==> inputs of try-fjord <==
Design top_coldstorage, start of the top module:
module top_coldstorage(
  input         clk,           
  input         rst_n,         
  output        led_fan,       
  output        led_hum,       
  input         sda_lcd_in,
  output        sda_lcd_oe,
  output        scl_lcd,
  input         rx,
  output        tx
);
clock: 3.25 ns
lec_check: 0
abc_area: 1
cap_margin: 20
cell_pad_in_sites_global_placement: 0
core_margin: 9
core_utilization: 40
cts_cluster_diameter: 327
gpl_timing_driven: 0
max_routing_layer: met4
slew_margin: 5
tns_end_percent: 65
run.sh (not shown) runs the stock make flow with config.mk's settings and CLKGATE_MAP_FILE=.
==> try-violet (differences from try-fjord) <==
CELL_PAD_IN_SITES_DETAIL_PLACEMENT = 1   (was not set)
CELL_PAD_IN_SITES_GLOBAL_PLACEMENT = not set   (was 0)
CORE_ASPECT_RATIO = 1.24   (was not set)
CORE_MARGIN = 2   (was 9)
CTS_CLUSTER_DIAMETER = not set   (was 327)
GPL_TIMING_DRIVEN = not set   (was 0)
MAX_ROUTING_LAYER = not set   (was met4)
PLACE_DENSITY_LB_ADDON = 0.02   (was not set)
SETUP_SLACK_MARGIN = 1.47   (was not set)
SLEW_MARGIN = 30   (was 5)
TNS_END_PERCENT = not set   (was 65)
==> flow/constraint.sdc (replaced) <==
create_clock -name core_clock -period 10.0 [get_ports {clk}]
set_input_delay 2.0000 -clock core_clock [delete_from_list [all_inputs] [get_ports {clk}]]
set_output_delay 2.0000 -clock core_clock [all_outputs]
set_load 0.01 [all_outputs]
==> try-cedar (differences from try-fjord) <==
CAP_MARGIN = 10   (was 20)
CELL_PAD_IN_SITES_GLOBAL_PLACEMENT = not set   (was 0)
CORE_MARGIN = 2   (was 9)
CORE_UTILIZATION = 72   (was 40)
CTS_CLUSTER_DIAMETER = not set   (was 327)
CTS_CLUSTER_SIZE = 74   (was not set)
GPL_TIMING_DRIVEN = not set   (was 0)
MAX_ROUTING_LAYER = not set   (was met4)
PLACE_DENSITY = 0.8   (was not set)
SETUP_SLACK_MARGIN = 2.12   (was not set)
SLEW_MARGIN = 20   (was 5)
TNS_END_PERCENT = not set   (was 65)
==> flow/constraint.sdc (replaced) <==
create_clock -name core_clock -period 8.38 [get_ports {clk}]
set_input_delay 1.6760 -clock core_clock [delete_from_list [all_inputs] [get_ports {clk}]]
set_output_delay 1.6760 -clock core_clock [all_outputs]
set_load 0.01 [all_outputs]
==> try-willow (differences from try-fjord) <==
ABC_AREA = not set   (was 1)
CELL_PAD_IN_SITES_GLOBAL_PLACEMENT = not set   (was 0)
CORE_MARGIN = 2   (was 9)
CORE_UTILIZATION = 72   (was 40)
CTS_CLUSTER_DIAMETER = 26   (was 327)
CTS_CLUSTER_SIZE = 44   (was not set)
GPL_TIMING_DRIVEN = not set   (was 0)
MAX_ROUTING_LAYER = not set   (was met4)
PLACE_DENSITY = 0.35   (was not set)
SETUP_SLACK_MARGIN = 1.09   (was not set)
SLEW_MARGIN = 40   (was 5)
TNS_END_PERCENT = not set   (was 65)
==> flow/constraint.sdc (replaced) <==
create_clock -name core_clock -period 4.21 [get_ports {clk}]
set_input_delay 0.8420 -clock core_clock [delete_from_list [all_inputs] [get_ports {clk}]]
set_output_delay 0.8420 -clock core_clock [all_outputs]
set_load 0.01 [all_outputs]
==> results <==
|  | try-violet | try-willow | try-cedar | try-fjord |
|---|---|---|---|---|
| Status | no timing/DRC/antenna violations | finished with violations | no timing/DRC/antenna violations | finished with violations |
| Reasons for failing layout checks | - | negative setup slack | - | negative setup slack |
| Crit share post-route | 43.8% | 107% | 52.5% | 123% |
| RSZ-0062 raised after global routing | no | yes | no | yes |
| Clock Network Area Fraction | 6.71% | 12.7% | 5.98% | 6.37% |
| Min-Delay Path Depth | 0 | - | 0 | - |
| Post-route core utilization | 45.0% | 89.5% | 79.9% | 48.7% |
| Pre-Place Util | 40.2% | 72.7% | 73.4% | 40.7% |
| Met2 track utilization from global routing | 39.5% | 68.5% | 60.3% | 27.7% |
| Hold path startpoint | uart_string_inst.rx_msg_done$_DFFE_PN0P_ | - | uart_string_inst.rx_msg_done$_DFFE_PN0P_ | - |
| Die height | 293 microns | 199 microns | 198 microns | 278 microns |
| Post-CTS clock slew at the launch and capture registers of the worst setup and hold paths | 0.06 ns | 0.05 ns | 0.06 ns | 0.06 ns |
| Reported leakage power | 13.4 nW | 14.4 nW | 13.3 nW | 14.3 nW |
| Layout clock buffers | 81 | 149 | 71 | 77 |

==> inputs of pepper <==
Starting RTL as in the previous note.
export LEC_CHECK = 0
export ABC_AREA = 1
export CAP_MARGIN = 10
export CORE_MARGIN = 2
export CORE_UTILIZATION = 72
export CTS_CLUSTER_DIAMETER = 41
export CTS_CLUSTER_SIZE = 74
export PLACE_DENSITY = 0.7
export SETUP_SLACK_MARGIN = 2.12
export SLEW_MARGIN = 20
create_clock -name core_clock -period 8.38 [get_ports {clk}]
==> onyx (differences from pepper) <==
CORE_UTILIZATION = 70   (was 72)
CTS_CLUSTER_DIAMETER = default   (was 41)
PLACE_DENSITY = default   (was 0.7)
==> qor summary <==
Outcome: pepper no timing/DRC/antenna violations; onyx no timing/DRC/antenna violations
Iteration count of the initial detailed-routing pass: pepper 5; onyx 9
Fin cells: pepper 3766; onyx 3795
Worst hold slack after final layout: pepper 417.9 ps; onyx 396.2 ps
Fin util: pepper 80.80%; onyx 78.04%
Iter 0 DRT Violations: pepper 1979; onyx 1816
Met2 capacity usage during global routing: pepper 60.35%; onyx 55.84%
Met1 Use GR: pepper 44.93%; onyx 44.33%
Wire length of the first global-routing pass: pepper 110300 µm; onyx 111000 µm
Vert. Die Dim: pepper 197.6 µm; onyx 200.4 µm
Worst setup timing slack at the placement stage: pepper 3983 ps; onyx 3983 ps
Portion of total power attributed to the clock network: pepper 42.7%; onyx 40.6%
Worst Path Arrival: pepper 4900 ps; onyx 4930 ps
Comb power frac: pepper 11.7%; onyx 11.9%
Non-Clock Buffer Area Fraction: pepper 0.7325%; onyx 0.7499%
Highest clock rate: pepper 0.2271 GHz; onyx 0.2250 GHz
R2R Setup Slk: pepper 3980 ps; onyx 3930 ps
Total power draw: pepper 6409 µW; onyx 6139 µW
Area overhead of the layout relative to synthesis: pepper 10.10%; onyx 9.395%
Met2 layer wire length in the routed design: pepper 32750 µm; onyx 31700 µm
Final worst path period need: pepper 4403 ps; onyx 4445 ps

==> v38: inputs <==
Starting RTL as in the previous note.
make LEC_CHECK=0 ABC_AREA=1 CAP_MARGIN=20 CORE_MARGIN=2 CORE_UTILIZATION=72 CTS_CLUSTER_SIZE=47 PLACE_DENSITY_LB_ADDON=0.09 SETUP_SLACK_MARGIN=0.99 SLEW_MARGIN=20 finish   # period 4.05 ns
==> v8 (differences from v38) <==
--- a/flow/config.mk
+++ b/flow/config.mk
@@ -7,9 +7,5 @@
 export LEC_CHECK = 0
-export ABC_AREA = 1
 export CAP_MARGIN = 20
 export CORE_MARGIN = 2
-export CORE_UTILIZATION = 72
-export CTS_CLUSTER_SIZE = 47
-export PLACE_DENSITY_LB_ADDON = 0.09
-export SETUP_SLACK_MARGIN = 0.99
+export CORE_UTILIZATION = 24
 export SLEW_MARGIN = 20
==> flow/constraint.sdc (replaced) <==
create_clock -name core_clock -period 11.1 [get_ports {clk}]
set_input_delay 2.2200 -clock core_clock [delete_from_list [all_inputs] [get_ports {clk}]]
set_output_delay 2.2200 -clock core_clock [all_outputs]
set_load 0.01 [all_outputs]
==> results <==
- v38 completed and failed the layout checks on max-capacitance violations, max-slew violations, negative setup slack. v8 went through all stages and came out clean.
- Between v8 and v38, the lower sequential share of layout area is in v38 (gap 1.0 points).
- In v8 the clock-buffer cell count is lower than in v38, by 4.
- Sequential power: v8 is smaller than v38 (67%).
- Between v8 and v38, the lower final cell count is in v38 (gap 14%, measured against v38).
- Between v38 and v8, the lower non-clock buffer count is in v8 (gap 108).
- Of v38 and v8, v38 has the higher synthesized cell count (gap 10%, measured against v8).
- Combinational power: v8 is smaller than v38 (about 90%).
- Between v8 and v38, the lower utilization is in v8 (gap 59 points).
- Against v38, the fmax of v8 is lower by 15%.
- Against v38, the clock power of v8 is lower by about 60%.
==> figures <==
CP Capture Point: v38 logic_controller_inst.temp_units[6]$_DFFE_PN0P_; v8 uart_string_inst.tx_msg[5][6]$_DFFE_PN0P_
Core utilization at floorplan: v38 73.4%; v8 24.2%
Tcrit/Tclk final: v38 118%; v8 50.8%
Final clock skew: v38 22.3 ps; v8 48.5 ps
Measured slew at the worst slew-check pin: v38 2300 ps; v8 1150 ps
GRT met2 Usage: v38 65.6%; v8 16.9%
P_seq: v38 0.00606 W; v8 0.00200 W
Portion of total power attributed to combinational logic: v38 12.9%; v8 3.9%
Final Routed Wirelength: v38 87,400 um; v8 64,700 um
Maximum VDD drop: v38 0.480 mV; v8 0.112 mV
Number of vias after detailed routing: v38 25,878; v8 20,879
Seq/total area: v38 42.5%; v8 43.5%
Number of inserted diodes: v38 5; v8 0
Core Region: v38 36,800 um^2; v8 112,000 um^2
Yosys stat cell total: v38 3,214; v8 2,909
Xor and xnor area share after synthesis: v38 2.23%; v8 5.26%
Status: v38 failed layout checks; v8 no timing/DRC/antenna violations
Reasons for failing layout checks: v38 max-capacitance violations, max-slew violations, negative setup slack; v8 -
Combinational group power: v38 0.00166 W; v8 0.000169 W
And+or+nand+nor area frac: v38 22.6%; v8 20.8%
Clock group power: v38 0.00513 W; v8 0.00216 W
Instance count on the critical path: v38 29; v8 18
No activity file was given, so power comes from the tool's default toggle rates.
